==> flow/design.v <==
module ALU(
	input[31:0] SrcA,
	input[31:0] SrcB,
	input[3:0] ALUOp,
	output reg[31:0] ALUResult,
	output reg[3:0] ALUFlags
	);
	always @ (*)
	begin
		ALUFlags = 4'b0000;
		if(SrcA == SrcB)
			ALUFlags[2] = 1'b1;
		case(ALUOp)
			4'b0010:
			begin
				ALUResult = SrcA - SrcB;
			end
			4'b0100:
			begin
				ALUResult = SrcA + SrcB;
			end
			4'b1010:
			begin
				ALUResult = SrcA - SrcB;
			end
			4'b1101:
			begin
				ALUResult = SrcB;
			end
			default:
			begin
				ALUResult = 32'h00000000;
			end
		endcase
	end
endmodule
module Extend(  
	input[23:0] in,
	input[1:0] ImmSrc,
	output reg[31:0] ExtImm
	);
	integer i;
	always @ (*)
	begin
		case(ImmSrc  )
		  2'b00:
		begin
			ExtImm[7:0] = in[7:0];
			for(i=8; i<32; i=i+1)
				ExtImm[i] = in[7];
		end
		  2'b01:
		begin
			ExtImm[11:0] = in[11:0];
			for(i=12; i<32; i=i+1)
				ExtImm[i] = 'b0;
		end
		  2'b10:
		begin
			ExtImm[1:0] = 2'b00;
			ExtImm[25:2] = in[23:0];
			for(i=26; i<32; i=i+1)
				ExtImm[i] = in[23];
		end
		default:
			ExtImm = 'h00000000;
		endcase
	end
endmodule
module RegisterFile(
	input clk, 
	input reset, 
	input we,
	input[1:0] RegSrc,
	input[3:0] addr1,
	input[3:0] addr2,
	input[3:0] addr3,
	input[3:0] waddr,
	input[31:0] wdata,
	input[31:0] pcin,
	output reg[31:0] data1,
	output reg[31:0] data2,
	output reg[31:0] data3,
	output[31:0] pcout
	);
	reg[31:0] registers[15:0];
	integer idx;
	assign pcout = registers[15];
	always @ (posedge clk)
	begin
		if (reset)
		begin
			for(idx=0; idx<=15; idx=idx+1) begin
				registers[idx] <= 'h00000000;
			end
		end
		else  
		begin
			if(  we)
			begin
				if(RegSrc[0] != 1'b1)
					registers[waddr] <= wdata;
				else
					registers[14] <= registers[15] + 'd4;
			end
			if(  waddr != 4'b1111 || RegSrc[0] == 1'b1 || we == 1'b0)
				registers[15] <= pcin;
		end
	end
	always @ (*)
	begin
		begin
			if(  addr1 == 15)
			begin
				data1 = registers[15] + 32'd8;
			end
			else
			begin
				data1 = registers[addr1];
			end
			if(  addr2 == 15)
			begin
				data2 = registers[15] + 32'd8;
			end
			else
			begin
				if (  RegSrc[1] == 1'b0)
					data2 = registers[addr2];
				else
					data2 = registers[waddr];
			end
			if(  addr3 == 15)
			begin
				data3 = registers[15] + 32'd8;
			end
			else
			begin
				data3 = registers[addr3];
			end
		end
	end
endmodule
module Decoder (
	input[1:0] op,
	input[5:0] funct,
	output reg MemtoReg,
	output reg ALUSrc,
	output reg[1:0] ImmSrc,
	output reg[1:0] RegSrc,
	output reg[3:0] ALUOp,
	output reg Svalue
	);
	always @(*)
	begin
		case (op)
			2'b00:
			begin
				MemtoReg = 1'b0;
				ALUOp = funct[4:1];
				Svalue = funct[0];
				if(funct[5] == 1'b1)
				begin
					ALUSrc = 1'b1;
					ImmSrc = 2'b00;  
					RegSrc = 2'b00;
				end
				else
				begin
					ALUSrc = 1'b0;
					ImmSrc = 2'b00;
					RegSrc = 2'b00;
				end
			end
			2'b01:
			begin
				MemtoReg = 1'b1;
				ALUOp = (funct[3] == 1'b1) ? 4'b0100 : 4'b0010;
				Svalue = 1'b0;
				if(funct[5] == 1'b0)
				begin
					ALUSrc = 1'b1;
					ImmSrc = 2'b01;
					RegSrc = 2'b00;
				end
				else 
				begin
					ALUSrc = 1'b0;
					ImmSrc = 2'b01;
					RegSrc = 2'b00;				
				end
			end
			2'b10:
			begin
				MemtoReg = 1'b0;
				ALUOp = 4'b0100;
				Svalue = 1'b0;
				ALUSrc = 1'b1;
				ImmSrc = 2'b10;
				RegSrc = 2'b01;
			end
			default:
			begin
				MemtoReg = 1'b0;
				ALUOp = 4'b0000;
				Svalue = 1'b0;
				ALUSrc = 1'b0;
				ImmSrc = 2'b00;
				RegSrc = 2'b00;
			end
		endcase
	end
endmodule
module ConditionalLogic (
	input clk,
	input reset,
	input[1:0] op,
	input[5:0] funct,
	input[3:0] cond,
	input[3:0] ALUFlags,
	output reg PCSrc,
	output reg RegWrite,
	output reg MemWrite
	);
	reg condEx;
	reg Zero;
	always @(posedge clk)
	begin
		if (reset)
			Zero <= 1'b0;
		else if (op == 2'b00 && funct[4:1] == 4'b1010 && condEx == 1'b1)
			Zero <= ALUFlags[2];
	end
	always @(*)
	begin
		case(cond)
			4'b0000: condEx = (Zero == 1'b1) ? 1'b1 : 1'b0;
			4'b0001: condEx = (Zero == 1'b0) ? 1'b1 : 1'b0;
			default: condEx = 1'b1;
		endcase
	end
	always @(*)
	begin
		case(op)
			2'b00: 
			begin
				PCSrc = 1'b0;
				MemWrite = 1'b0;
				if(condEx == 1'b1)
					RegWrite = (funct[4:1] == 4'b0010 || funct[4:1] == 4'b0100 || funct[4:1] == 4'b1101) ? 1'b1 : 1'b0;
				else
					RegWrite = 1'b0;
			end
			2'b01:
			begin
				PCSrc = 1'b0;
				if(condEx == 1'b1)
				begin
					MemWrite = ~funct[0];
					RegWrite = funct[0];
				end
				else
				begin
					MemWrite = 1'b0;
					RegWrite = 1'b0;
				end
			end
			2'b10:
			begin
				MemWrite = 1'b0;
				if(condEx == 1'b1)
				begin
					PCSrc = 1'b1;
					RegWrite = (funct[4] == 1'b1) ? 1'b1 : 1'b0;
				end
				else
				begin
					PCSrc = 1'b0;
					RegWrite = 1'b0;
				end
			end
			default:
			begin
				PCSrc = 1'b0;
				MemWrite = 1'b0;
				RegWrite = 1'b0;
			end
		endcase
	end
endmodule
module ControlUnit(
	input clk,
	input reset,
	input[3:0] ALUFlags,
	input[3:0] cond,
	input[1:0] op,
	input[5:0] funct,
	output[3:0] ALUOp,
	output[1:0] ImmSrc,
	output[1:0] RegSrc,
	output PCSrc,
	output RegWrite,
	output MemWrite,
	output MemtoReg,
	output ALUSrc,
	output Svalue
	);
	Decoder _decoder(
		.op			(op),
		.funct		(funct),
		.MemtoReg	(MemtoReg),
		.ALUSrc		(ALUSrc),
		.ImmSrc		(ImmSrc),
		.RegSrc		(RegSrc),
		.ALUOp 		(ALUOp),
		.Svalue		(Svalue));
	ConditionalLogic _conditional(
		.clk		(clk),
		.reset		(reset),
		.op			(op),
		.funct		(funct),
		.cond		(cond),
		.ALUFlags	(ALUFlags),
		.PCSrc		(PCSrc),
		.RegWrite	(RegWrite),
		.MemWrite	(MemWrite));
endmodule
module ARMProcessor(
	input clk,
	input reset,
	output[31:0] pc,
	input[31:0] inst,
	input nIRQ,
	output[3:0] be,
	output[31:0] memaddr,
	output memwrite,
	output memread,
	output[31:0] writedata,
	input[31:0] readdata
	);
	assign pc = pctmp;
	assign be = 4'b1111;  
	wire[3:0] ReadAddr1, ReadAddr2, WriteAddr;
	wire[31:0] ReadData1, ReadData2, ReadData3;
	wire[31:0] Result, ExtImm, SrcB, ALUResult, PCPlus4, PCBranch, pctmp;
	wire[3:0] ALUOp, ALUFlags;
	wire[1:0] RegSrc, ImmSrc;
	wire PCSrc, RegWrite, MemWrite, MemtoReg, ALUSrc, Svalue;
	wire[31:0] NextPC;
	assign ReadAddr1 = inst[19:16];
	assign ReadAddr2 = inst[3:0];
	assign WriteAddr = inst[15:12];
	assign memaddr = ALUResult;
	assign memwrite = MemWrite;
	assign memread = 'b1;
	assign writedata = ReadData3;
	assign SrcB = (ALUSrc == 1'b0) ? ReadData2 : ExtImm;
	assign Result = (MemtoReg == 1'b0) ? ALUResult : readdata;
	assign PCPlus4 = pctmp + 32'd4;
	assign PCBranch = pctmp + ExtImm + 32'd8;
	assign NextPC = (PCSrc == 1'b0) ? PCPlus4 : PCBranch;
	ControlUnit _ControlUnit(
			.clk(clk),
			.reset(reset),
			.ALUFlags(ALUFlags), 
			.cond(inst[31:28]), 
			.op(inst[27:26]), 
			.funct(inst[25:20]), 
			.ALUOp(ALUOp), 
			.ImmSrc(ImmSrc), 
			.RegSrc(RegSrc),  
			.PCSrc(PCSrc), 
			.RegWrite(RegWrite), 
			.MemWrite(MemWrite), 
			.MemtoReg(MemtoReg), 
			.ALUSrc(ALUSrc), 
			.Svalue(Svalue)
	);
	RegisterFile _RegisterFile( 
			.clk(clk), 
			.reset(reset), 
			.we(RegWrite), 
			.RegSrc(RegSrc), 
			.addr1(ReadAddr1), 
			.addr2(ReadAddr2), 
			.addr3(WriteAddr),
			.waddr(WriteAddr), 
			.wdata(Result), 
			.pcin(NextPC), 
			.data1(ReadData1), 
			.data2(ReadData2), 
			.data3(ReadData3), 
			.pcout(pctmp)
	);
	Extend _Extend( 
		.in(inst[23:0]), 
		.ImmSrc(ImmSrc), 
		.ExtImm(ExtImm) 
	);
	ALU _ALU( 
		.SrcA(ReadData1), 
		.SrcB(SrcB), 
		.ALUOp(ALUOp), 
		.ALUFlags(ALUFlags), 
		.ALUResult(ALUResult) 
	); 
endmodule
==> flow/run.sh <==
#!/bin/bash
# the make line also repeats each setting of config.mk as NAME=value (left out here)
make -C /OpenROAD-flow-scripts/flow DESIGN_CONFIG=/design/flow/config.mk WORK_HOME=/design/flow/orfs CLKGATE_MAP_FILE= finish
==> flow/config.mk <==
export PLATFORM = sky130hd
export DESIGN_NAME = ARMProcessor
export DESIGN_NICKNAME = ARMProcessor
export VERILOG_FILES = /design/flow/design.v
export SDC_FILE = /design/flow/constraint.sdc
export NUM_CORES = 4
export LEC_CHECK = 0
export CAP_MARGIN = 20
export CELL_PAD_IN_SITES_GLOBAL_PLACEMENT = 3
export CORE_ASPECT_RATIO = 1.26
export CORE_MARGIN = 2
export CORE_UTILIZATION = 53
export GPL_ROUTABILITY_DRIVEN = 0
export GPL_TIMING_DRIVEN = 1
export PLACE_DENSITY_LB_ADDON = 0.19
export SETUP_SLACK_MARGIN = 1.03
export SLEW_MARGIN = 0
export TNS_END_PERCENT = 5
==> flow/constraint.sdc <==
create_clock -name core_clock -period 11.7 [get_ports {clk}]
set_input_delay 2.3400 -clock core_clock [delete_from_list [all_inputs] [get_ports {clk}]]
set_output_delay 2.3400 -clock core_clock [all_outputs]
set_load 0.01 [all_outputs]
==> out/metrics.yaml, run 1 <==
outcome:
  status: "aborted with a tool error"
  failing_step: "3_1_place_gp_skip_io"
  error_line: "[ERROR FLW-0024] Place density exceeds 1.0 (current PLACE_DENSITY_LB_ADDON =  0.19). Please check if the value of  PLACE_DENSITY_LB_ADDON is between 0 and 0.99."
die:
  core_area_um2: 73700
  fp_util: 0.533
  fp.dieW_um: 247
  die_h_um: 310
  dieArea_um2: 76300
  num_rows: 112
synth:
  synthArstFlopShare: 0
  mux_share: 0.243
  synth.yosys.warnings: 5
  ys.flop_type: "edfxtp_1"
  top_logic_kind: "multiplexers"
  synth_area_um2: 39300
  ys_cells: 3455
  synth.avg_cell_area_um2: 11.4
  yosysMostFrequentCell: "edfxtp_1"
  post_synth_num_cell_types: 108
  ys_ff: 513
  synth-seq-area-share: 0.392
  ys_sh_simple: 0.120
  yosys.area.top_type: "edfxtp_1"
  synthTopCellsByCount: "512 x edfxtp_1, 503 x nor2_1, 352 x mux4_2"
  fa_ha_area_frac: 0.0436
  compound_area_frac: 0.133
  synth_top_area_share: 0.391
  area_leaders: "edfxtp_1 39%, mux4_2 20%, nor2_1 4.8%"
  synthCells: 3455
  synthXorXnorAreaFrac: 0.0219
  yosys-stat-area_um2: 39300
  edf_count: 512
==> run 2: changes to the inputs <==
ABC_AREA = 1   (was not set)
CELL_PAD_IN_SITES_GLOBAL_PLACEMENT = not set   (was 3)
CORE_ASPECT_RATIO = not set   (was 1.26)
CORE_UTILIZATION = 72   (was 53)
CTS_CLUSTER_DIAMETER = 400   (was not set)
CTS_CLUSTER_SIZE = 100   (was not set)
GPL_ROUTABILITY_DRIVEN = not set   (was 0)
GPL_TIMING_DRIVEN = not set   (was 1)
PLACE_DENSITY_LB_ADDON = not set   (was 0.19)
SETUP_SLACK_MARGIN = -0.24   (was 1.03)
SLEW_MARGIN = 20   (was 0)
TNS_END_PERCENT = not set   (was 5)
clock period = 3.87 ns   (was 11.7 ns; I/O delays follow)
==> out/metrics.yaml, run 2 <==
outcome:
  status: "aborted with a tool error"
  failing_step: "4_1_cts"
  error_line: "[ERROR DPL-0038] Utilization greater than 100%, impossible to legalize"
placed_design:
  hpwl_mm: 176
  gp_congestion: 1.31
  dp_slack_ns: -2.24
  place_area_um2: 53900
  io_buffer_count: 162
synth:
  ys.flop_type: "edfxtp_1"
  synth_area_um2: 41200  # +5.0%
  yosys.area.top_type: "edfxtp_1"
  post_synth_num_cell_types: 74  # -31%
  synth-seq-area-share: 0.373  # -0.0186
  synth.yosys.warnings: 5  # unchanged
  ys_sh_simple: 0.233  # +0.112
  area_leaders: "edfxtp_1 37%, o21ai_0 8.2%, nand2_1 7.7%"
  compound_area_frac: 0.242  # +0.109
  edf_count: 512  # unchanged
  yosysMostFrequentCell: "nand2_1"
  synthCells: 5623  # +63%
  synth.avg_cell_area_um2: 7.33  # -35%
  synthArstFlopShare: 0  # unchanged
  synth_top_area_share: 0.373  # -0.0186
  ys_ff: 513  # unchanged
  ys_cells: 5623  # +63%
  mux_share: 0.000546  # -0.243
  synthXorXnorAreaFrac: 0.0138  # -0.00808
  synthTopCellsByCount: "845 x nand2_1, 755 x nor2_1, 676 x o21ai_0"
  yosys-stat-area_um2: 41200  # +5.0%
  fa_ha_area_frac: 0.0415  # -0.00207
  top_logic_kind: "AND-OR/OR-AND gates"
die:
  core_area_um2: 56500  # -23%
  pin_count: 169
  num_rows: 87  # -22%
  dieArea_um2: 59200  # -22%
  fp.dieW_um: 243  # -1.3%
  die_h_um: 243  # -21%
  fp_util: 0.730  # +0.197
[run 2: stage by stage]
step	utilization	TNS, ns	total power (W)	cells	hold WS (ns)
floorplan	-	-8.52	0.0105	5657	0.451
detailed placement	0.954	-847.00	0.0153	7503	0.497
global placement	0.954	-679.77	0.0148	7503	0.472
==> run 3: changes to the inputs <==
CAP_MARGIN = 10   (was 20)
CELL_PAD_IN_SITES_DETAIL_PLACEMENT = 1   (was not set)
CELL_PAD_IN_SITES_GLOBAL_PLACEMENT = 0   (was not set)
CORE_ASPECT_RATIO = 1.03   (was not set)
CORE_UTILIZATION = 40   (was 72)
CTS_CLUSTER_DIAMETER = 362   (was 400)
CTS_CLUSTER_SIZE = not set   (was 100)
GPL_ROUTABILITY_DRIVEN = 1   (was not set)
MAX_ROUTING_LAYER = met4   (was not set)
PLACE_DENSITY_LB_ADDON = 0.17   (was not set)
SETUP_SLACK_MARGIN = not set   (was -0.24)
clock period = 9.0 ns   (was 3.87 ns; I/O delays follow)
==> out/metrics.yaml, run 3 <==
critical_path:
  startpoint_type: "input port"
  crit_top_cell: "a21oi_1"
  worstPathRequired_ns: 7.20
  worstPathCellList: "clkbuf_8 -> inv_6 -> buf_12 -> buf_4 -> nor2_1 -> a21oi_1 -> o21ai_0 -> nand2_1 -> nand3_1 -> o21ai_0 -> ha_1 -> inv_1 -> a21oi_1 -> inv_1 -> nor2_1 -> o21ai_1 -> a21oi_1 -> buf_4 -> a21oi_1 -> o21ai_0 -> nand3_1 -> clkdlybuf4s50_1"
  crit_path_start: "inst[16]"
  endpoint_kind: "output port"
  critical_path_class: "in2out"
  endpoint: "memaddr[23]"
  crit_arrival_ns: 7.06
  cp_max_fo: 52
  r2r_start: "_RegisterFile.registers[15][9]"
  cpPeakStageDelay_ns: 0.50
  critPathBufInv: 8
  crit_cells: 22
  crit_family: "buffers and inverters"
  timing.rr.end: "_RegisterFile.registers[12][27]"
  cpMaxStageDelayCell: "clkdlybuf4s50_1"
  r2r_setup_slack_ns: 2.70
  r2r_cells: 26
drt:
  vias: 47000
  routedWlPerCell_um: 32.9
  dr.first_iter.drc_count: 6642
  via_per_inst: 6.59
  drc: 0
  ant_nets: 0
  drtPass1Iterations: 8
  drt_wl_total_mm: 235
hold_path:
  hold_path_depth: 2
  whs_endpoint: "_ControlUnit._conditional.Zero"
  hold_class: "reg2reg"
  min_from: "_ControlUnit._conditional.Zero"
global_route:
  grt_util_met2: 0.649
  track_usage: 0.446
  grt_pass1_wl_mm: 327
  gr-usage-met3: 0.0904
  grt_pass1_vias: 45500
  grt_max_degree: 98
  top_usage_layer: "met2"
  antenna_found_initial: 11
  gr-total-overflow: 0
  use_met1: 0.562
timing:
  rsz0062_at_grt: "no"
  fmax_ghz: 0.113
  finalHoldViolCount: 0
  finalClockSkew_ns: 0.0505
  timing.setup.tns_ns: 0
  worst_pin_slew_ns: 1.07
  setup_slack_ns: 0.143
  setup_viol: 0
  drv_slew: 0
  post-route-period-util: 0.984
  max_slew_margin: 0.276
  period_minus_slack_ns: 8.86
synth:
  synth.avg_cell_area_um2: 7.33  # unchanged
  synthArstFlopShare: 0  # unchanged
  synth-seq-area-share: 0.373  # unchanged
  edf_count: 512  # unchanged
  ys_sh_simple: 0.233  # unchanged
  ys_cells: 5623  # unchanged
  synth_area_um2: 41200  # unchanged
  ys_ff: 513  # unchanged
  synth.yosys.warnings: 5  # unchanged
  synth_top_area_share: 0.373  # unchanged
  area_leaders: "edfxtp_1 37%, o21ai_0 8.2%, nand2_1 7.7%"
  synthCells: 5623  # unchanged
  synthXorXnorAreaFrac: 0.0138  # unchanged
  top_logic_kind: "AND-OR/OR-AND gates"
  synthTopCellsByCount: "845 x nand2_1, 755 x nor2_1, 676 x o21ai_0"
  fa_ha_area_frac: 0.0415  # unchanged
  ys.flop_type: "edfxtp_1"
  yosys.area.top_type: "edfxtp_1"
  post_synth_num_cell_types: 74  # unchanged
  yosys-stat-area_um2: 41200  # unchanged
  mux_share: 0.000546  # unchanged
  compound_area_frac: 0.242  # unchanged
  yosysMostFrequentCell: "nand2_1"
die:
  fp.dieW_um: 320  # +32%
  core_area_um2: 102000  # +81%
  dieArea_um2: 106000  # +78%
  fp_util: 0.403  # -0.327
  pin_count: 169  # unchanged
  die_h_um: 330  # +36%
  num_rows: 119  # +37%
clock_network:
  cts_buffer_depth: 3
  path_clk_slew_ns: 0.08
  clkLatencyLatePin_ns: 0.67
  cts_num_sinks: 513
  cts_tree: "built"
  cts_setup_buffers: 0
  cts-buffers-inserted: 67
  htree_levels: 3
  cts-root-buf: "clkbuf_16"
pwr:
  p_comb_frac: 0.353
  p_sw_w: 0.00350
  powerClk_w: 0.00274
  power.internal_w: 0.00514
  p_leak_nw: 18.6
  p_seq_w: 0.00285
  peakVddDrop_v: 0.000162
  pwr_density_cell_nw_per_um2: 183
  seq_power_share: 0.330
  pg_comb_w: 0.00305
  power_leader: "combinational cells"
  swShare: 0.405
  pwr-share-clk: 0.317
placed_design:
  gp_congestion: 1.11  # -15%
  io_buffer_count: 162  # unchanged
  place_area_um2: 45100  # -16%
  dp_slack_ns: -0.0682  # +2.18 ns
  hpwl_mm: 168  # -4.7%
flow_run:
  tool_warnings: 64
  max_cap_violations: 0
cells_and_area:
  area_delta_synth_final_pct: 14.7
  fillCellCount: 12700
  comb_area_um2: 22200
  seq_area_um2: 15400
  nNetsFinal: 5942
  final_cell_area_um2: 47300
outcome:
  status: "timing/DRC/antenna clean"
## run 3: per-stage QoR
stage | cells | util | power [W] | hold WS [ns]
floorplan | 5657 | - | 0.00446 | 0.451
global placement | 7002 | 0.441 | 0.00575 | 0.477
detailed placement | 7002 | 0.441 | 0.00580 | 0.483
CTS | 7124 | 0.462 | 0.00850 | 0.494
global route | 7135 | 0.462 | 0.00884 | 0.529
finish | 7135 | 0.462 | 0.00864 | 0.498
## run 3: final cells by class
type,count,share of cell area
Inverter,549,0.0441
Tap cell,1331,0.0352
Antenna cell,11,0.000582
Sequential cell,513,0.325
Timing Repair Buffer,409,0.0806
Clock buffer,85,0.0378
Clock inverter,37,0.00696
Multi-Input combinational cell,4200,0.469
## run 3: repair_timing
action | 4_1_cts | 5_1_grt
gates resized | 1 | 18
hold buffers | 0 | 0
setup endpoints to repair | 3 | 15
## run 3: layer usage
layer / share of wire / vias up / wire length [um]
li1: - / 19700 / -
met1: 0.39 / 23200 / 90600
met2: 0.43 / 3222 / 100000
met3: 0.11 / 904 / 25800
met4: 0.079 / 0 / 18500
met5: 0 / - / 0
==> run 4: changes to the inputs <==
ABC_AREA = not set   (was 1)
CAP_MARGIN = 20   (was 10)
CELL_PAD_IN_SITES_DETAIL_PLACEMENT = not set   (was 1)
CELL_PAD_IN_SITES_GLOBAL_PLACEMENT = not set   (was 0)
CORE_ASPECT_RATIO = not set   (was 1.03)
CORE_UTILIZATION = 72   (was 40)
CTS_CLUSTER_DIAMETER = 42   (was 362)
CTS_CLUSTER_SIZE = 41   (was not set)
GPL_ROUTABILITY_DRIVEN = not set   (was 1)
MAX_ROUTING_LAYER = not set   (was met4)
PLACE_DENSITY_LB_ADDON = 0.27   (was 0.17)
SETUP_SLACK_MARGIN = -0.33   (was not set)
clock period = 6.44 ns   (was 9.0 ns; I/O delays follow)
==> out/metrics.yaml, run 4 <==
outcome:
  status: "aborted with a tool error"
  failing_step: "5_1_grt"
  error_line: "[ERROR GRT-0116] Global routing finished with congestion. Check the congestion regions in the DRC Viewer."
clock_network:
  cts_buffer_depth: 3  # unchanged
  postCtsHoldBufs: 0  # unchanged
  cts-buffers-inserted: 55  # -18%
  cts-root-buf: "clkbuf_16"
  cts_num_sinks: 513  # unchanged
  htree_levels: 2  # -1
synth:
  synthTopCellsByCount: "512 x edfxtp_1, 503 x nor2_1, 352 x mux4_2"
  area_leaders: "edfxtp_1 39%, mux4_2 20%, nor2_1 4.8%"
  synth_top_area_share: 0.391  # +0.0186
  synthCells: 3455  # -39%
  top_logic_kind: "multiplexers"
  fa_ha_area_frac: 0.0436  # +0.00207
  synth_area_um2: 39300  # -4.8%
  synth.yosys.warnings: 5  # unchanged
  post_synth_num_cell_types: 108  # +46%
  ys_sh_simple: 0.120  # -0.112
  synth.avg_cell_area_um2: 11.4  # +55%
  synthArstFlopShare: 0  # unchanged
  synthXorXnorAreaFrac: 0.0219  # +0.00808
  yosys-stat-area_um2: 39300  # -4.8%
  ys.flop_type: "edfxtp_1"
  ys_cells: 3455  # -39%
  yosysMostFrequentCell: "edfxtp_1"
  compound_area_frac: 0.133  # -0.109
  edf_count: 512  # unchanged
  synth-seq-area-share: 0.392  # +0.0186
  mux_share: 0.243  # +0.243
  yosys.area.top_type: "edfxtp_1"
  ys_ff: 513  # unchanged
die:
  num_rows: 85  # -29%
  die_h_um: 238  # -28%
  pin_count: 169  # unchanged
  dieArea_um2: 56400  # -47%
  core_area_um2: 53900  # -47%
  fp_util: 0.728  # +0.325
  fp.dieW_um: 238  # -26%
placed_design:
  hpwl_mm: 116  # -31%
  dpl.cell_count: 4682  # -33%
  gp_congestion: 1.11  # -0.12%
  place_area_um2: 46100  # +2.2%
  io_buffer_count: 162  # unchanged
global_route:
  gr-total-overflow: 448
  track_usage: 0.903
-- run 4: repair_timing --
| action | 4_1_cts |
|---|---|
| buffers inserted | 58 |
| pin swaps | 61 |
| hold endpoints to repair | 0 |
| endpoints found under the setup margin | 26 |
| gates resized | 258 |
| gates cloned | 7 |
-- run 4: routing by layer --
metal  GRT usage  GRT overflow
met5       0.723             8
met4       0.883           151
met3       0.854            68
met2       0.974           155
met1       0.897            66
-- run 4: stage by stage --
step                hold WS, ns  setup WS, ns
floorplan                 0.451        -0.341
global placement          0.506         -1.22
CTS                       0.524        -0.556
detailed placement        0.514         -1.24
==> run 5: changes to the inputs <==
CORE_UTILIZATION = 66   (was 72)
CTS_CLUSTER_DIAMETER = not set   (was 42)
CTS_CLUSTER_SIZE = 37   (was 41)
MAX_ROUTING_LAYER = met4   (was not set)
PLACE_DENSITY_LB_ADDON = not set   (was 0.27)
SETUP_SLACK_MARGIN = not set   (was -0.33)
TNS_END_PERCENT = 5   (was not set)
clock period = 6.25 ns   (was 6.44 ns; I/O delays follow)
==> out/metrics.yaml, run 5 <==
outcome:
  status: "aborted with a tool error"
  failing_step: "5_1_grt"
synth:
  synth.avg_cell_area_um2: 11.4  # unchanged
  edf_count: 512  # unchanged
  synthTopCellsByCount: "512 x edfxtp_1, 503 x nor2_1, 352 x mux4_2"
  synthXorXnorAreaFrac: 0.0219  # unchanged
  mux_share: 0.243  # unchanged
  yosysMostFrequentCell: "edfxtp_1"
  ys_cells: 3455  # unchanged
  synth-seq-area-share: 0.392  # unchanged
  synth.yosys.warnings: 5  # unchanged
  ys_sh_simple: 0.120  # unchanged
  compound_area_frac: 0.133  # unchanged
  ys_ff: 513  # unchanged
  synth_top_area_share: 0.391  # unchanged
  yosys-stat-area_um2: 39300  # unchanged
  area_leaders: "edfxtp_1 39%, mux4_2 20%, nor2_1 4.8%"
  synthCells: 3455  # unchanged
  synth_area_um2: 39300  # unchanged
  post_synth_num_cell_types: 108  # unchanged
  ys.flop_type: "edfxtp_1"
  synthArstFlopShare: 0  # unchanged
  top_logic_kind: "multiplexers"
  yosys.area.top_type: "edfxtp_1"
  fa_ha_area_frac: 0.0436  # unchanged
die:
  pin_count: 169  # unchanged
  die_h_um: 248  # +4.4%
  fp_util: 0.667  # -0.0617
  core_area_um2: 58900  # +9.2%
  num_rows: 89  # +4.7%
  fp.dieW_um: 248  # +4.4%
  dieArea_um2: 61500  # +8.9%
placed_design:
  gp_congestion: 1.08  # -2.6%
  dp_slack_ns: -1.41  # -0.162 ns
  hpwl_mm: 115  # -1.0%
  place_area_um2: 46400  # +0.79%
  io_buffer_count: 162  # unchanged
  dpl.cell_count: 4780  # +2.1%
clock_network:
  cts_buffer_depth: 3  # unchanged
  htree_levels: 2  # unchanged
  cts-root-buf: "clkbuf_16"
  postCtsHoldBufs: 0  # unchanged
  cts-buffers-inserted: 49  # -11%
  cts_num_sinks: 513  # unchanged
==> run 5: timing repair <==
action                                  in CTS
setup buffers                               31
cloned                                       8
endpoints found under the setup margin      41
resized                                    267
pin swaps                                   60
==> run 5: stage by stage <==
| step | total power [W] | hold slack (ns) | setup TNS (ns) | utilization |
|---|---|---|---|---|
| 4_1_cts | 0.0122 | 0.543 | -7.96 | 0.842 |
| 2_1_floorplan | 0.00655 | 0.451 | -0.123 | - |
| 3_3_place_gp | 0.00861 | 0.523 | -42.88 | 0.788 |
| 3_5_place_dp | 0.00873 | 0.531 | -66.27 | 0.788 |
==> run 6: changes to the inputs <==
CORE_UTILIZATION = 71   (was 66)
MAX_ROUTING_LAYER = not set   (was met4)
PLACE_DENSITY_LB_ADDON = 0.28   (was not set)
SETUP_SLACK_MARGIN = 1.14   (was not set)
TNS_END_PERCENT = not set   (was 5)
clock period = 7.93 ns   (was 6.25 ns; I/O delays follow)
==> out/metrics.yaml, run 6 <==
die:
  pin_count: 169  # unchanged
  fp_util: 0.716  # +0.0490
  core_area_um2: 54900  # -6.8%
  dieArea_um2: 57200  # -6.9%
  fp.dieW_um: 239  # -3.5%
  die_h_um: 239  # -3.5%
  num_rows: 86  # -3.4%
synth:
  synth_area_um2: 39300  # unchanged
  mux_share: 0.243  # unchanged
  synthXorXnorAreaFrac: 0.0219  # unchanged
  synthTopCellsByCount: "512 x edfxtp_1, 503 x nor2_1, 352 x mux4_2"
  compound_area_frac: 0.133  # unchanged
  yosys-stat-area_um2: 39300  # unchanged
  synth.yosys.warnings: 5  # unchanged
  ys.flop_type: "edfxtp_1"
  yosys.area.top_type: "edfxtp_1"
  edf_count: 512  # unchanged
  ys_ff: 513  # unchanged
  synthArstFlopShare: 0  # unchanged
  fa_ha_area_frac: 0.0436  # unchanged
  post_synth_num_cell_types: 108  # unchanged
  synth.avg_cell_area_um2: 11.4  # unchanged
  synthCells: 3455  # unchanged
  top_logic_kind: "multiplexers"
  yosysMostFrequentCell: "edfxtp_1"
  area_leaders: "edfxtp_1 39%, mux4_2 20%, nor2_1 4.8%"
  synth_top_area_share: 0.391  # unchanged
  ys_sh_simple: 0.120  # unchanged
  synth-seq-area-share: 0.392  # unchanged
  ys_cells: 3455  # unchanged
outcome:
  status: "aborted with a tool error"
  failing_step: "5_1_grt"
  error_line: "[ERROR GRT-0232] Routing congestion too high. Check the congestion heatmap in the GUI."
placed_design:
  dpl.cell_count: 4498  # -5.9%
  io_buffer_count: 162  # unchanged
  gp_congestion: 1.04  # -3.0%
  hpwl_mm: 109  # -5.2%
  dp_slack_ns: -0.335  # +1.07 ns
global_route:
  gr-total-overflow: 856
  track_usage: 0.909
clock_network:
  cts_buffer_depth: 3  # unchanged
  cts-buffers-inserted: 51  # +4.1%
  cts_num_sinks: 513  # unchanged
  htree_levels: 2  # unchanged
  cts-root-buf: "clkbuf_16"
==> run 6: through the flow <==
step | instance area, um2 | TNS (ns) | hold slack, ns | power [W]
after floorplan | 40000 | 0 | 0.451 | 0.00520
after global placement | 44600 | -1.96 | 0.504 | 0.00649
after detailed placement | 44600 | -3.56 | 0.504 | 0.00661
after CTS | 48100 | 0 | 0.515 | 0.00934
==> run 6: timing repair <==
action	4_1_cts
endpoints found under the setup margin	50
hold endpoints to repair	0
setup buffers	105
cloned	7
pin swaps	81
hold buffers	0
gates resized	315
==> run 6: per-layer routing <==
layer | GRT overflow | global-route usage
met2 | 318 | 0.988
met1 | 99 | 0.891
met4 | 292 | 0.926
met5 | 23 | 0.735
met3 | 124 | 0.843
==> run 7: changes to the inputs <==
ABC_AREA = 0   (was not set)
CELL_PAD_IN_SITES_DETAIL_PLACEMENT = 0   (was not set)
CORE_ASPECT_RATIO = 0.75   (was not set)
CORE_UTILIZATION = 61   (was 71)
CTS_CLUSTER_DIAMETER = 255   (was not set)
CTS_CLUSTER_SIZE = not set   (was 37)
GPL_ROUTABILITY_DRIVEN = 0   (was not set)
MAX_ROUTING_LAYER = met4   (was not set)
MIN_ROUTING_LAYER = met2   (was not set)
PLACE_DENSITY_LB_ADDON = 0.26   (was 0.28)
SETUP_SLACK_MARGIN = -0.76   (was 1.14)
TNS_END_PERCENT = 20   (was not set)
clock period = 12.3 ns   (was 7.93 ns; I/O delays follow)
==> out/metrics.yaml, run 7 <==
die:
  num_rows: 80  # -7.0%
  pin_count: 169  # unchanged
  core_area_um2: 63700  # +16%
  fp_util: 0.617  # -0.0987
  die_h_um: 224  # -6.5%
  fp.dieW_um: 297  # +24%
  dieArea_um2: 66500  # +16%
clock_network:
  cts-buffers-inserted: 51  # unchanged
  cts_num_sinks: 513  # unchanged
  cts-root-buf: "clkbuf_16"
  cts_buffer_depth: 3  # unchanged
  cts.repair.resized: 0  # -100%
  htree_levels: 2  # unchanged
  postCtsHoldBufs: 0  # unchanged
  cts_setup_buffers: 0  # -100%
synth:
  synth_top_area_share: 0.391  # unchanged
  synth_area_um2: 39300  # unchanged
  area_leaders: "edfxtp_1 39%, mux4_2 20%, nor2_1 4.8%"
  edf_count: 512  # unchanged
  ys_sh_simple: 0.120  # unchanged
  synthCells: 3455  # unchanged
  yosys.area.top_type: "edfxtp_1"
  yosys-stat-area_um2: 39300  # unchanged
  yosysMostFrequentCell: "edfxtp_1"
  compound_area_frac: 0.133  # unchanged
  synthXorXnorAreaFrac: 0.0219  # unchanged
  ys.flop_type: "edfxtp_1"
  ys_ff: 513  # unchanged
  synth.yosys.warnings: 5  # unchanged
  post_synth_num_cell_types: 108  # unchanged
  fa_ha_area_frac: 0.0436  # unchanged
  synthArstFlopShare: 0  # unchanged
  top_logic_kind: "multiplexers"
  ys_cells: 3455  # unchanged
  synth.avg_cell_area_um2: 11.4  # unchanged
  synth-seq-area-share: 0.392  # unchanged
  mux_share: 0.243  # unchanged
  synthTopCellsByCount: "512 x edfxtp_1, 503 x nor2_1, 352 x mux4_2"
placed_design:
  place_area_um2: 41500  # -6.9%
  io_buffer_count: 162  # unchanged
  hpwl_mm: 96.6  # -11%
outcome:
  status: "aborted with a tool error"
  failing_step: "5_1_grt"
  error_line: "[ERROR GRT-0116] Global routing finished with congestion. Check the congestion regions in the DRC Viewer."
global_route:
  gr-total-overflow: 184
  track_usage: 0.782
-- run 7: metrics by stage --
step                hold slack [ns]  cells  setup slack, ns
floorplan                     0.451   3489             2.68
global placement              0.475   4289             1.22
detailed placement            0.495   4290             1.12
CTS                           0.504   4383             1.12
-- run 7: routing by layer --
| layer | overflow | GRT usage |
|---|---|---|
| met5 | - | - |
| met2 | 21 | 0.812 |
| met3 | 149 | 0.859 |
| met1 | - | - |
| met4 | 14 | 0.584 |
==> run 8: changes to the inputs <==
ABC_AREA = 1   (was 0)
CAP_MARGIN = 10   (was 20)
CELL_PAD_IN_SITES_DETAIL_PLACEMENT = not set   (was 0)
CELL_PAD_IN_SITES_GLOBAL_PLACEMENT = 3   (was not set)
CORE_ASPECT_RATIO = 1.78   (was 0.75)
CORE_MARGIN = 3   (was 2)
CORE_UTILIZATION = 50   (was 61)
CTS_CLUSTER_DIAMETER = 97   (was 255)
CTS_CLUSTER_SIZE = 63   (was not set)
GPL_ROUTABILITY_DRIVEN = 1   (was 0)
HOLD_SLACK_MARGIN = 0.3   (was not set)
MAX_ROUTING_LAYER = met5   (was met4)
PLACE_DENSITY_LB_ADDON = not set   (was 0.26)
SETUP_SLACK_MARGIN = 0.16   (was -0.76)
SLEW_MARGIN = 15   (was 20)
TNS_END_PERCENT = not set   (was 20)
clock period = 7.23 ns   (was 12.3 ns; I/O delays follow)
==> out/metrics.yaml, run 8 <==
outcome:
  status: "aborted with a tool error"
  failing_step: "3_1_place_gp_skip_io"
  error_line: "[ERROR GPL-0301] Utilization 119.121 % exceeds 100%."
synth:
  synthArstFlopShare: 0  # unchanged
  synthCells: 5623  # +63%
  area_leaders: "edfxtp_1 37%, o21ai_0 8.2%, nand2_1 7.7%"
  synth_top_area_share: 0.373  # -0.0186
  post_synth_num_cell_types: 74  # -31%
  synth.avg_cell_area_um2: 7.33  # -35%
  synthTopCellsByCount: "845 x nand2_1, 755 x nor2_1, 676 x o21ai_0"
  compound_area_frac: 0.242  # +0.109
  synth-seq-area-share: 0.373  # -0.0186
  yosys.area.top_type: "edfxtp_1"
  top_logic_kind: "AND-OR/OR-AND gates"
  yosys-stat-area_um2: 41200  # +5.0%
  ys_ff: 513  # unchanged
  synthXorXnorAreaFrac: 0.0138  # -0.00808
  synth.yosys.warnings: 5  # unchanged
  mux_share: 0.000546  # -0.243
  ys.flop_type: "edfxtp_1"
  ys_sh_simple: 0.233  # +0.112
  yosysMostFrequentCell: "nand2_1"
  synth_area_um2: 41200  # +5.0%
  ys_cells: 5623  # +63%
  fa_ha_area_frac: 0.0415  # -0.00207
  edf_count: 512  # unchanged
die:
  fp_util: 0.508  # -0.109
  die_h_um: 389  # +74%
  dieArea_um2: 86100  # +30%
  fp.dieW_um: 221  # -26%
  num_rows: 139  # +74%
  core_area_um2: 81200  # +28%
==> run 9: changes to the inputs <==
ABC_AREA = not set   (was 1)
CAP_MARGIN = 20   (was 10)
CELL_PAD_IN_SITES_GLOBAL_PLACEMENT = not set   (was 3)
CORE_ASPECT_RATIO = not set   (was 1.78)
CORE_MARGIN = 2   (was 3)
CORE_UTILIZATION = 62   (was 50)
CTS_CLUSTER_DIAMETER = not set   (was 97)
CTS_CLUSTER_SIZE = not set   (was 63)
GPL_ROUTABILITY_DRIVEN = not set   (was 1)
HOLD_SLACK_MARGIN = not set   (was 0.3)
MAX_ROUTING_LAYER = met4   (was met5)
MIN_ROUTING_LAYER = met1   (was met2)
PLACE_DENSITY_LB_ADDON = 0.15   (was not set)
SETUP_SLACK_MARGIN = 2.69   (was 0.16)
SLEW_MARGIN = 10   (was 15)
TNS_END_PERCENT = 45   (was not set)
clock period = 10.0 ns   (was 7.23 ns; I/O delays follow)
==> out/metrics.yaml, run 9 <==
global_route:
  gr-total-overflow: 0
  grt_pass1_wl_mm: 235
  track_usage: 0.512
  grt_pass1_vias: 35100
  antenna_found_initial: 11
  grt_max_degree: 80
critical_path:
  cp_max_fo: 7
  timing.rr.end: "_RegisterFile.registers[9][23]"
  cpPeakStageDelay_ns: 0.38
  r2r_setup_slack_ns: 2.17
  cpMaxStageDelayCell: "fa_2"
  worstPathCellList: "clkbuf_16 -> buf_6 -> buf_12 -> buf_16 -> mux4_2 -> nand2_2 -> nand3_2 -> o221ai_4 -> o21ai_4 -> buf_6 -> ha_4 -> inv_2 -> fa_2 -> o21bai_4 -> a211o_1 -> a211o_1 -> nand2_2 -> o31ai_4 -> a22oi_2 -> buf_4 -> o31a_1 -> xnor2_2 -> a21o_1 -> buf_2"
  crit_cells: 24
  startpoint_type: "input port"
  worstPathRequired_ns: 8.00
  critical_path_class: "in2out"
  crit_family: "AND-OR/OR-AND gates"
  r2r_cells: 37
  critPathBufInv: 8
  crit_path_start: "inst[0]"
  crit_arrival_ns: 6.36
  r2r_start: "_RegisterFile.registers[15][6]"
  endpoint: "memaddr[28]"
  endpoint_kind: "output port"
synth:
  mux_share: 0.243  # +0.243
  ys.flop_type: "edfxtp_1"
  area_leaders: "edfxtp_1 39%, mux4_2 20%, nor2_1 4.8%"
  ys_sh_simple: 0.120  # -0.112
  synthArstFlopShare: 0  # unchanged
  compound_area_frac: 0.133  # -0.109
  ys_ff: 513  # unchanged
  synth_top_area_share: 0.391  # +0.0186
  synth.avg_cell_area_um2: 11.4  # +55%
  synth.yosys.warnings: 5  # unchanged
  synth_area_um2: 39300  # -4.8%
  edf_count: 512  # unchanged
  yosys.area.top_type: "edfxtp_1"
  post_synth_num_cell_types: 108  # +46%
  synthXorXnorAreaFrac: 0.0219  # +0.00808
  fa_ha_area_frac: 0.0436  # +0.00207
  synthCells: 3455  # -39%
  ys_cells: 3455  # -39%
  synth-seq-area-share: 0.392  # +0.0186
  yosysMostFrequentCell: "edfxtp_1"
  synthTopCellsByCount: "512 x edfxtp_1, 503 x nor2_1, 352 x mux4_2"
  yosys-stat-area_um2: 39300  # -4.8%
  top_logic_kind: "multiplexers"
clock_network:
  clkLatencyLatePin_ns: 0.65
  cts_num_sinks: 513
  cts-root-buf: "clkbuf_16"
  path_clk_slew_ns: 0.06
  postCtsHoldBufs: 0
  htree_levels: 2
  cts_buffer_depth: 3
  cts-buffers-inserted: 51
  cts_tree: "built"
pwr:
  p_seq_w: 0.00257
  seq_power_share: 0.343
  pg_comb_w: 0.00291
  pwr-share-clk: 0.269
  p_comb_frac: 0.388
  p_leak_nw: 17.3
  power.internal_w: 0.00474
  powerClk_w: 0.00202
  p_sw_w: 0.00276
  peakVddDrop_v: 0.000164
  power_leader: "combinational cells"
  pwr_density_cell_nw_per_um2: 158
  swShare: 0.368
hold_path:
  hold_class: "reg2reg"
  hold_path_depth: 2
  min_from: "_ControlUnit._conditional.Zero"
  whs_endpoint: "_ControlUnit._conditional.Zero"
die:
  die_h_um: 256  # -34%
  fp.dieW_um: 256  # +16%
  dieArea_um2: 65400  # -24%
  fp_util: 0.625  # +0.117
  num_rows: 92  # -34%
  core_area_um2: 62900  # -23%
  pin_count: 169
timing:
  post-route-period-util: 0.836
  worst_pin_slew_ns: 1.27
  max_slew_margin: 0.145
  rsz0062_at_grt: "yes"
  drv_slew: 0
  fmax_ghz: 0.120
  period_minus_slack_ns: 8.36
  finalHoldViolCount: 0
  setup_viol: 0
  finalClockSkew_ns: 0.0288
  holdWs_ns: 0.533
  timing.setup.tns_ns: 0
drt:
  ant_nets: 0
  routedWlPerCell_um: 36.6
  drtPass1Iterations: 12
  vias: 36100
  via_per_inst: 7.83
  drc: 0
  dr.first_iter.drc_count: 6535
  drt_wl_total_mm: 169
outcome:
  status: "timing/DRC/antenna clean"
cells_and_area:
  fillCellCount: 4043
  area_delta_synth_final_pct: 20.5
  comb_area_um2: 23900
  nNetsFinal: 3909
  seq_area_um2: 15400
flow_run:
  tool_warnings: 67
  max_cap_violations: 0
placed_design:
  gp_congestion: 1.01
  io_buffer_count: 162
  hpwl_mm: 103
## run 9: layout make-up
class | instances | area share
multi-input combinational | 2571 | 0.504
inverter | 88 | 0.00711
antenna | 14 | 0.000740
clock inverter | 37 | 0.00767
sequential | 513 | 0.325
tap | 846 | 0.0224
timing repair buffer | 482 | 0.105
clock buffer | 57 | 0.0279
## run 9: per-layer routing
metal | global-route usage | vias up | routed length [um]
met4 | 0.295 | 0 | 13700
met1 | 0.607 | 17100 | 51800
met5 | - | - | 0
met2 | 0.728 | 3932 | 71600
met3 | 0.224 | 1166 | 31900
li1 | - | 13900 | -
## run 9: stage by stage
| stage | std cells | instance area [um2] | utilization | power (W) | worst slack (ns) |
|---|---|---|---|---|---|
| 2_1_floorplan | 3489 | 40100 | - | 0.00414 | 2.22 |
| 3_3_place_gp | 4331 | 42200 | 0.672 | 0.00490 | 0.482 |
| 3_5_place_dp | 4331 | 42200 | 0.672 | 0.00495 | 0.453 |
| 4_1_cts | 4535 | 46100 | 0.734 | 0.00714 | 1.66 |
| 5_1_grt | 4607 | 47300 | 0.753 | 0.00764 | 1.62 |
| 6_report | 4608 | 47300 | 0.753 | 0.00750 | 1.64 |
## run 9: what timing repair did
| action | 4_1_cts | 5_1_grt |
|---|---|---|
| gates cloned | 18 | 4 |
| buffers inserted | 92 | 50 |
| pin swaps | 86 | 84 |
| endpoints found under the setup margin | 53 | 76 |
| resized | 338 | 147 |
==> run 10: changes to the inputs <==
ABC_AREA = 1   (was not set)
CORE_UTILIZATION = 72   (was 62)
CTS_CLUSTER_DIAMETER = 400   (was not set)
CTS_CLUSTER_SIZE = 100   (was not set)
MAX_ROUTING_LAYER = not set   (was met4)
MIN_ROUTING_LAYER = not set   (was met1)
PLACE_DENSITY = 0.42   (was not set)
PLACE_DENSITY_LB_ADDON = not set   (was 0.15)
SETUP_SLACK_MARGIN = not set   (was 2.69)
SLEW_MARGIN = 20   (was 10)
TNS_END_PERCENT = not set   (was 45)
clock period = 3.98 ns   (was 10.0 ns; I/O delays follow)
==> out/metrics.yaml, run 10 <==
outcome:
  status: "aborted with a tool error"
  failing_step: "4_1_cts"
  error_line: "[ERROR DPL-0038] Utilization greater than 100%, impossible to legalize"
synth:
  synth.yosys.warnings: 5  # unchanged
  compound_area_frac: 0.242  # +0.109
  synthCells: 5623  # +63%
  synthArstFlopShare: 0  # unchanged
  synth.avg_cell_area_um2: 7.33  # -35%
  edf_count: 512  # unchanged
  synth-seq-area-share: 0.373  # -0.0186
  fa_ha_area_frac: 0.0415  # -0.00207
  yosysMostFrequentCell: "nand2_1"
  ys.flop_type: "edfxtp_1"
  synthTopCellsByCount: "845 x nand2_1, 755 x nor2_1, 676 x o21ai_0"
  yosys-stat-area_um2: 41200  # +5.0%
  ys_cells: 5623  # +63%
  top_logic_kind: "AND-OR/OR-AND gates"
  mux_share: 0.000546  # -0.243
  ys_sh_simple: 0.233  # +0.112
  post_synth_num_cell_types: 74  # -31%
  synth_area_um2: 41200  # +5.0%
  yosys.area.top_type: "edfxtp_1"
  synthXorXnorAreaFrac: 0.0138  # -0.00808
  area_leaders: "edfxtp_1 37%, o21ai_0 8.2%, nand2_1 7.7%"
  synth_top_area_share: 0.373  # -0.0186
  ys_ff: 513  # unchanged
die:
  fp_util: 0.730  # +0.105
  fp.dieW_um: 243  # -4.8%
  pin_count: 169  # unchanged
  dieArea_um2: 59200  # -9.4%
  num_rows: 87  # -5.4%
  die_h_um: 243  # -4.8%
  core_area_um2: 56500  # -10%
placed_design:
  hpwl_mm: 181  # +76%
  gp_congestion: 1.32  # +30%
  io_buffer_count: 162  # unchanged
-- run 10: metrics by stage --
step	util	instances	setup TNS (ns)	cell area, um2	setup slack [ns]
detailed placement	0.963	7520	-702.84	54400	-2.02
global placement	0.963	7520	-537.19	54400	-1.63
floorplan	-	5657	-1.72	42300	-0.198
==> run 11: changes to the inputs <==
CELL_PAD_IN_SITES_GLOBAL_PLACEMENT = 3   (was not set)
CORE_UTILIZATION = 40   (was 72)
CTS_CLUSTER_DIAMETER = 97   (was 400)
CTS_CLUSTER_SIZE = not set   (was 100)
GPL_ROUTABILITY_DRIVEN = 0   (was not set)
MAX_ROUTING_LAYER = met4   (was not set)
PLACE_DENSITY = not set   (was 0.42)
clock period = 9.0 ns   (was 3.98 ns; I/O delays follow)
==> out/metrics.yaml, run 11 <==
outcome:
  status: "timing/DRC/antenna clean"
critical_path:
  cpPeakStageDelay_ns: 0.98
  cp_max_fo: 45
  r2r_cells: 25
  r2r_setup_slack_ns: 2.81
  crit_cells: 20
  worstPathRequired_ns: 7.20
  endpoint: "memaddr[23]"
  startpoint_type: "input port"
  timing.rr.end: "_RegisterFile.registers[0][30]"
  worstPathCellList: "clkbuf_8 -> inv_6 -> buf_12 -> o21ai_0 -> a21oi_1 -> o311ai_0 -> nand3_1 -> o21ai_0 -> buf_4 -> ha_1 -> nor2_1 -> inv_1 -> nor2_1 -> inv_1 -> nor2_1 -> a21oi_1 -> buf_4 -> o21ai_0 -> nand3_1 -> clkdlybuf4s50_1"
  crit_arrival_ns: 7.07
  crit_family: "buffers and inverters"
  endpoint_kind: "output port"
  critPathBufInv: 8
  r2r_start: "_RegisterFile.registers[15][11]"
  crit_path_start: "inst[16]"
  cpMaxStageDelayCell: "o311ai_0"
  critical_path_class: "in2out"
clock_network:
  cts_num_sinks: 513
  clkLatencyLatePin_ns: 0.66
  cts_buffer_depth: 3
  path_clk_slew_ns: 0.06
  cts-root-buf: "clkbuf_16"
  cts.repair.resized: 0
  postCtsHoldBufs: 0
  cts_setup_buffers: 0
  cts-buffers-inserted: 68
  htree_levels: 3
  cts_tree: "built"
die:
  fp.dieW_um: 325  # +34%
  core_area_um2: 102000  # +81%
  die_h_um: 325  # +34%
  num_rows: 117  # +34%
  pin_count: 169  # unchanged
  dieArea_um2: 106000  # +78%
  fp_util: 0.404  # -0.326
cells_and_area:
  area_delta_synth_final_pct: 16.2
  nNetsFinal: 6002
  instances_no_fill: 7232
drt:
  routedWlPerCell_um: 31.6
  drt_wl_total_mm: 228
  drc: 0
  vias: 44700
  drtPass1Iterations: 6
  via_per_inst: 6.19
  dr.first_iter.drc_count: 6410
  ant_nets: 0
synth:
  ys.flop_type: "edfxtp_1"
  yosys.area.top_type: "edfxtp_1"
  fa_ha_area_frac: 0.0415  # unchanged
  synth_top_area_share: 0.373  # unchanged
  synthTopCellsByCount: "845 x nand2_1, 755 x nor2_1, 676 x o21ai_0"
  mux_share: 0.000546  # unchanged
  ys_sh_simple: 0.233  # unchanged
  post_synth_num_cell_types: 74  # unchanged
  synth.yosys.warnings: 5  # unchanged
  ys_ff: 513  # unchanged
  yosys-stat-area_um2: 41200  # unchanged
  edf_count: 512  # unchanged
  compound_area_frac: 0.242  # unchanged
  synth.avg_cell_area_um2: 7.33  # unchanged
  synthCells: 5623  # unchanged
  synth_area_um2: 41200  # unchanged
  top_logic_kind: "AND-OR/OR-AND gates"
  area_leaders: "edfxtp_1 37%, o21ai_0 8.2%, nand2_1 7.7%"
  synthXorXnorAreaFrac: 0.0138  # unchanged
  ys_cells: 5623  # unchanged
  yosysMostFrequentCell: "nand2_1"
  synthArstFlopShare: 0  # unchanged
  synth-seq-area-share: 0.373  # unchanged
pwr:
  seq_power_share: 0.325
  pwr-share-clk: 0.328
  powerClk_w: 0.00287
  pg_comb_w: 0.00304
  pwr_density_cell_nw_per_um2: 183
  power_leader: "combinational cells"
  p_sw_w: 0.00345
  p_comb_frac: 0.347
  peakVddDrop_v: 0.000161
  power.internal_w: 0.00531
  p_leak_nw: 19.0
  p_seq_w: 0.00285
  swShare: 0.394
global_route:
  track_usage: 0.430
  grt_max_degree: 98
  antenna_found_initial: 13
  gr-total-overflow: 0
  grt_pass1_vias: 41000
  grt_pass1_wl_mm: 314
timing:
  drv_slew: 0
  post-route-period-util: 0.986
  worst_pin_slew_ns: 1.20
  setup_viol: 0
  max_slew_margin: 0.187
  fmax_ghz: 0.113
  timing.setup.tns_ns: 0
  period_minus_slack_ns: 8.87
  finalHoldViolCount: 0
  finalClockSkew_ns: 0.0490
  rsz0062_at_grt: "no"
placed_design:
  io_buffer_count: 162  # unchanged
  hpwl_mm: 165  # -8.8%
  dpl.cell_count: 7098  # -5.6%
hold_path:
  hold_path_depth: 2
  hold_class: "reg2reg"
  whs_endpoint: "_ControlUnit._conditional.Zero"
  min_from: "_ControlUnit._conditional.Zero"
flow_run:
  max_cap_violations: 0
  tool_warnings: 66
[run 11: final cells by class]
cell class                 instances  area [um2]
antenna                           13        32.5
clock buffer                      82        1800
clock inverter                    39         473
fill                           10500       54100
inverter                         549        2080
multi-input combinational       4200       22200
sequential                       513       15400
tap                             1368        1710
timing repair buffer             468        4290
[run 11: metrics by stage]
step | power [W] | hold WS (ns) | setup WS [ns] | util | cell area, um2
2_1_floorplan | 0.00446 | 0.451 | 2.26 | - | 41400
3_3_place_gp | 0.00583 | 0.499 | 0.339 | 0.447 | 45600
3_5_place_dp | 0.00583 | 0.509 | 0.333 | 0.447 | 45600
4_1_cts | 0.00866 | 0.517 | 0.286 | 0.469 | 47900
5_1_grt | 0.00901 | 0.533 | 0.0111 | 0.470 | 47900
6_report | 0.00876 | 0.518 | 0.128 | 0.470 | 47900
[run 11: layer usage]
metal / up-vias / wire length [um] / track usage
li1: 19800 / - / -
met2: 2660 / 99000 / 0.634
met4: 0 / 13300 / 0.212
met5: - / 0 / -
met1: 21700 / 92200 / 0.560
met3: 546 / 23700 / 0.0865
==> run 12: changes to the inputs <==
ABC_AREA = not set   (was 1)
CELL_PAD_IN_SITES_GLOBAL_PLACEMENT = not set   (was 3)
CORE_UTILIZATION = 71   (was 40)
CTS_CLUSTER_DIAMETER = 193   (was 97)
CTS_CLUSTER_SIZE = 45   (was not set)
GPL_ROUTABILITY_DRIVEN = not set   (was 0)
PLACE_DENSITY_LB_ADDON = 0.25   (was not set)
SETUP_SLACK_MARGIN = 2.29   (was not set)
clock period = 7.74 ns   (was 9.0 ns; I/O delays follow)
==> out/metrics.yaml, run 12 <==
die:
  fp.dieW_um: 239  # -26%
  pin_count: 169  # unchanged
  fp_util: 0.716  # +0.312
  core_area_um2: 54900  # -46%
  num_rows: 86  # -26%
  dieArea_um2: 57200  # -46%
  die_h_um: 239  # -26%
synth:
  ys_cells: 3455  # -39%
  edf_count: 512  # unchanged
  synthXorXnorAreaFrac: 0.0219  # +0.00808
  ys.flop_type: "edfxtp_1"
  fa_ha_area_frac: 0.0436  # +0.00207
  synthArstFlopShare: 0  # unchanged
  compound_area_frac: 0.133  # -0.109
  synthCells: 3455  # -39%
  synth-seq-area-share: 0.392  # +0.0186
  yosys-stat-area_um2: 39300  # -4.8%
  synthTopCellsByCount: "512 x edfxtp_1, 503 x nor2_1, 352 x mux4_2"
  mux_share: 0.243  # +0.243
  yosys.area.top_type: "edfxtp_1"
  yosysMostFrequentCell: "edfxtp_1"
  ys_sh_simple: 0.120  # -0.112
  synth.yosys.warnings: 5  # unchanged
  synth_area_um2: 39300  # -4.8%
  area_leaders: "edfxtp_1 39%, mux4_2 20%, nor2_1 4.8%"
  post_synth_num_cell_types: 108  # +46%
  synth_top_area_share: 0.391  # +0.0186
  ys_ff: 513  # unchanged
  top_logic_kind: "multiplexers"
  synth.avg_cell_area_um2: 11.4  # +55%
placed_design:
  io_buffer_count: 162  # unchanged
  hpwl_mm: 111  # -33%
  gp_congestion: 1.06
  place_area_um2: 45000  # -1.4%
  dpl.cell_count: 4516  # -36%
global_route:
  track_usage: 0.827
  gr-total-overflow: 180
clock_network:
  htree_levels: 1  # -2
  cts-root-buf: "clkbuf_16"
  cts_num_sinks: 513  # unchanged
  cts_buffer_depth: 3  # unchanged
  cts-buffers-inserted: 15  # -78%
outcome:
  failing_step: "5_1_grt"
  error_line: "[ERROR GRT-0232] Routing congestion too high. Check the congestion heatmap in the GUI."
  status: "aborted with a tool error"
-- run 12: layer usage --
metal / track usage / overflow
met5: - / -
met4: 0.766 / 61
met3: 0.732 / 29
met2: 0.932 / 64
met1: 0.823 / 26
-- run 12: through the flow --
stage | hold WS [ns] | worst slack [ns]
floorplan | 0.451 | 0.869
global placement | 0.513 | -0.467
CTS | 0.535 | 0.194
detailed placement | 0.513 | -0.528
-- run 12: timing repair --
item | in CTS
gates resized | 368
hold endpoints to repair | 0
setup endpoints to repair | 585
cloned | 8
buffers inserted | 93
hold buffers | 0
pin swaps | 102
==> run 13: changes to the inputs <==
CORE_UTILIZATION = 66   (was 71)
CTS_CLUSTER_DIAMETER = not set   (was 193)
CTS_CLUSTER_SIZE = 37   (was 45)
PLACE_DENSITY_LB_ADDON = not set   (was 0.25)
SETUP_SLACK_MARGIN = not set   (was 2.29)
clock period = 6.13 ns   (was 7.74 ns; I/O delays follow)
==> out/metrics.yaml, run 13 <==
clock_network:
  cts-root-buf: "clkbuf_16"
  cts-buffers-inserted: 48  # +33
  cts_num_sinks: 513  # unchanged
  cts_buffer_depth: 3  # unchanged
  htree_levels: 2  # +1
  postCtsHoldBufs: 0  # unchanged
synth:
  synthTopCellsByCount: "512 x edfxtp_1, 503 x nor2_1, 352 x mux4_2"
  yosys-stat-area_um2: 39300  # unchanged
  synthXorXnorAreaFrac: 0.0219  # unchanged
  top_logic_kind: "multiplexers"
  ys.flop_type: "edfxtp_1"
  yosys.area.top_type: "edfxtp_1"
  yosysMostFrequentCell: "edfxtp_1"
  area_leaders: "edfxtp_1 39%, mux4_2 20%, nor2_1 4.8%"
  synth_top_area_share: 0.391  # unchanged
  edf_count: 512  # unchanged
  ys_sh_simple: 0.120  # unchanged
  synthCells: 3455  # unchanged
  synth-seq-area-share: 0.392  # unchanged
  mux_share: 0.243  # unchanged
  synth.yosys.warnings: 5  # unchanged
  synth.avg_cell_area_um2: 11.4  # unchanged
  fa_ha_area_frac: 0.0436  # unchanged
  ys_cells: 3455  # unchanged
  synthArstFlopShare: 0  # unchanged
  post_synth_num_cell_types: 108  # unchanged
  ys_ff: 513  # unchanged
  compound_area_frac: 0.133  # unchanged
  synth_area_um2: 39300  # unchanged
die:
  num_rows: 89  # +3.5%
  fp_util: 0.667  # -0.0490
  pin_count: 169  # unchanged
  die_h_um: 248  # +3.7%
  fp.dieW_um: 248  # +3.7%
  dieArea_um2: 61500  # +7.4%
  core_area_um2: 58900  # +7.3%
placed_design:
  gp_congestion: 1.06  # about the same
  io_buffer_count: 162  # unchanged
  dp_slack_ns: -1.35  # -0.822 ns
  hpwl_mm: 115  # +4.1%
outcome:
  failing_step: "5_1_grt"
  error_line: "[ERROR GRT-0232] Routing congestion too high. Check the congestion heatmap in the GUI."
  status: "aborted with a tool error"
global_route:
  track_usage: 0.886
  gr-total-overflow: 573
-- run 13: repair_timing --
| action | 4_1_cts |
|---|---|
| buffers inserted | 73 |
| cloned | 7 |
| setup endpoints to repair | 61 |
| pin swaps | 87 |
| gates resized | 348 |
-- run 13: per-layer routing --
layer / global-route usage / GRT overflow
met5: - / -
met4: 0.842 / 171
met3: 0.825 / 121
met2: 0.962 / 202
met1: 0.878 / 79
-- run 13: through the flow --
stage / utilization / instance area, um2 / cells
floorplan: - / 40000 / 3489
global placement: 0.793 / 46700 / 4802
detailed placement: 0.793 / 46700 / 4802
CTS: 0.853 / 50300 / 4967
==> run 14: changes to the inputs <==
ABC_AREA = 1   (was not set)
CORE_UTILIZATION = 72   (was 66)
CTS_CLUSTER_SIZE = 74   (was 37)
MAX_ROUTING_LAYER = not set   (was met4)
PLACE_DENSITY = 0.36   (was not set)
SETUP_SLACK_MARGIN = 1.12   (was not set)
clock period = 4.34 ns   (was 6.13 ns; I/O delays follow)
==> out/metrics.yaml, run 14 <==
die:
  fp_util: 0.730  # +0.0632
  pin_count: 169  # unchanged
  dieArea_um2: 59200  # -3.7%
  fp.dieW_um: 243  # -1.9%
  die_h_um: 243  # -1.9%
  num_rows: 87  # -2.2%
  core_area_um2: 56500  # -4.1%
synth:
  synthXorXnorAreaFrac: 0.0138  # -0.00808
  ys_cells: 5623  # +63%
  synthTopCellsByCount: "845 x nand2_1, 755 x nor2_1, 676 x o21ai_0"
  post_synth_num_cell_types: 74  # -31%
  yosys-stat-area_um2: 41200  # +5.0%
  synth_area_um2: 41200  # +5.0%
  synth.yosys.warnings: 5  # unchanged
  edf_count: 512  # unchanged
  synth_top_area_share: 0.373  # -0.0186
  fa_ha_area_frac: 0.0415  # -0.00207
  area_leaders: "edfxtp_1 37%, o21ai_0 8.2%, nand2_1 7.7%"
  yosys.area.top_type: "edfxtp_1"
  synthArstFlopShare: 0  # unchanged
  mux_share: 0.000546  # -0.243
  compound_area_frac: 0.242  # +0.109
  yosysMostFrequentCell: "nand2_1"
  ys_sh_simple: 0.233  # +0.112
  top_logic_kind: "AND-OR/OR-AND gates"
  synthCells: 5623  # +63%
  ys_ff: 513  # unchanged
  synth.avg_cell_area_um2: 7.33  # -35%
  ys.flop_type: "edfxtp_1"
  synth-seq-area-share: 0.373  # -0.0186
placed_design:
  dp_slack_ns: -1.67  # -0.320 ns
  hpwl_mm: 172  # +49%
  io_buffer_count: 162  # unchanged
  dpl.cell_count: 7399  # +54%
  gp_congestion: 1.31  # +23%
outcome:
  error_line: "[ERROR DPL-0038] Utilization greater than 100%, impossible to legalize"
  status: "aborted with a tool error"
  failing_step: "4_1_cts"
-- run 14: through the flow --
stage               area (um2)  power (W)
detailed placement       53300     0.0137
floorplan                42300    0.00949
global placement         53300     0.0133
==> run 15: changes to the inputs <==
ABC_AREA = not set   (was 1)
CAP_MARGIN = 15   (was 20)
CELL_PAD_IN_SITES_DETAIL_PLACEMENT = 0   (was not set)
CORE_UTILIZATION = 56   (was 72)
CTS_CLUSTER_DIAMETER = 363   (was not set)
CTS_CLUSTER_SIZE = 22   (was 74)
PLACE_DENSITY = not set   (was 0.36)
PLACE_DENSITY_LB_ADDON = 0.11   (was not set)
SETUP_SLACK_MARGIN = not set   (was 1.12)
clock period = 7.48 ns   (was 4.34 ns; I/O delays follow)
==> out/metrics.yaml, run 15 <==
global_route:
  antenna_found_initial: 4
  track_usage: 0.443
  grt_pass1_vias: 34800
  gr-total-overflow: 0
  grt_max_degree: 57
cells_and_area:
  nNetsFinal: 4192
  fillCellCount: 5137
  final_cell_area_um2: 47700
critical_path:
  endpoint_kind: "output port"
  crit_family: "AND-OR/OR-AND gates"
  timing.rr.end: "_RegisterFile.registers[7][24]"
  critical_path_class: "in2out"
  r2r_setup_slack_ns: 0.92
  r2r_cells: 30
  worstPathRequired_ns: 5.98
  cp_max_fo: 12
  crit_arrival_ns: 6.05
  endpoint: "memaddr[29]"
  startpoint_type: "input port"
  crit_path_start: "inst[0]"
  cpMaxStageDelayCell: "mux4_2"
  critPathBufInv: 7
  crit_top_cell: "buf_4"
  worstPathCellList: "clkbuf_16 -> buf_16 -> mux4_2 -> mux4_2 -> nand3_2 -> nand2_2 -> inv_2 -> ha_4 -> buf_4 -> a21o_1 -> a21o_1 -> a32oi_1 -> buf_4 -> a211oi_2 -> a211oi_2 -> buf_4 -> o41a_1 -> o41ai_4 -> mux2i_2 -> or3_1 -> dlygate4sd2_1"
  crit_cells: 21
synth:
  ys_cells: 3455  # -39%
  synthTopCellsByCount: "512 x edfxtp_1, 503 x nor2_1, 352 x mux4_2"
  post_synth_num_cell_types: 108  # +46%
  synthCells: 3455  # -39%
  fa_ha_area_frac: 0.0436  # +0.00207
  ys_sh_simple: 0.120  # -0.112
  yosys.area.top_type: "edfxtp_1"
  synth-seq-area-share: 0.392  # +0.0186
  top_logic_kind: "multiplexers"
  synth_top_area_share: 0.391  # +0.0186
  yosysMostFrequentCell: "edfxtp_1"
  mux_share: 0.243  # +0.243
  synth_area_um2: 39300  # -4.8%
  ys_ff: 513  # unchanged
  synth.yosys.warnings: 5  # unchanged
  synthArstFlopShare: 0  # unchanged
  area_leaders: "edfxtp_1 39%, mux4_2 20%, nor2_1 4.8%"
  compound_area_frac: 0.133  # -0.109
  synth.avg_cell_area_um2: 11.4  # +55%
  edf_count: 512  # unchanged
  yosys-stat-area_um2: 39300  # -4.8%
  ys.flop_type: "edfxtp_1"
  synthXorXnorAreaFrac: 0.0219  # +0.00808
hold_path:
  hold_path_depth: 2
  hold_class: "reg2reg"
  min_from: "_ControlUnit._conditional.Zero"
  whs_endpoint: "_ControlUnit._conditional.Zero"
timing:
  period_minus_slack_ns: 7.54
  finalHoldViolCount: 0
  setup_slack_ns: -0.0619
  timing.setup.tns_ns: -0.0624
  rsz0062_at_grt: "yes"
  setup_viol: 2
  max_slew_margin: 0.146
  post-route-period-util: 1.01
  holdWs_ns: 0.534
  drv_slew: 0
die:
  dieArea_um2: 72300  # +22%
  die_h_um: 269  # +10%
  fp_util: 0.563  # -0.167
  pin_count: 169  # unchanged
  num_rows: 97  # +11%
  fp.dieW_um: 269  # +10%
  core_area_um2: 69800  # +24%
flow_run:
  tool_warnings: 66
  max_cap_violations: 0
drt:
  vias: 35200
  via_per_inst: 7.13
  drtPass1Iterations: 7
  ant_nets: 0
  drt_wl_total_mm: 162
  drc: 0
pwr:
  pwr_density_cell_nw_per_um2: 191
  swShare: 0.367
  power.internal_w: 0.00577
  power_leader: "combinational cells"
  p_sw_w: 0.00335
  p_comb_frac: 0.446
  p_seq_w: 0.00340
  pwr-share-clk: 0.182
  powerClk_w: 0.00166
  totalPowerFinal_w: 0.00912
  p_leak_nw: 18.1
clock_network:
  cts_buffer_depth: 3
  cts-root-buf: "clkbuf_16"
  cts_tree: "built"
  path_clk_slew_ns: 0.12
  cts-buffers-inserted: 27
  postCtsHoldBufs: 0
  clkLatencyLatePin_ns: 0.65
placed_design:
  io_buffer_count: 162  # unchanged
  gp_congestion: 1.00  # -24%
  hpwl_mm: 111  # -35%
  place_area_um2: 45600  # -14%
outcome:
  so.violations: "setup timing"
  status: "failed layout checks"
-- run 15: final cells by class --
type,count,area (um2),area share
clock inverter,2,25.0,0.000525
tap,940,1180,0.0247
antenna,1,2.50,0.0000525
inverter,88,330,0.00693
sequential,513,15400,0.323
timing repair buffer,789,7060,0.148
multi-input combinational,2571,23000,0.482
clock buffer,37,713,0.0150
-- run 15: per-layer routing --
| metal | share of wire | global-route usage |
|---|---|---|
| met1 | 0.34 | 0.573 |
| met2 | 0.43 | 0.665 |
| met3 | 0.16 | 0.156 |
| met4 | 0.061 | 0.221 |
| met5 | 0.00089 | 0.00473 |
-- run 15: repair_timing --
item / 4_1_cts / 5_1_grt
gates resized: 130 / 86
pin swaps: 25 / 24
cloned: 7 / 1
endpoints found under the hold margin: 0 / 0
setup buffers: 26 / 13
endpoints found under the setup margin: 22 / 19
-- run 15: metrics by stage --
stage               utilization  instances  setup WS (ns)
detailed placement        0.654       4854         -0.899
floorplan                     -       3489         0.0123
global placement          0.654       4854         -0.842
CTS                       0.677       4926         -0.179
global route              0.683       4940         -0.155
finish                    0.683       4941        -0.0619
Power and IR drop assume default switching activity.
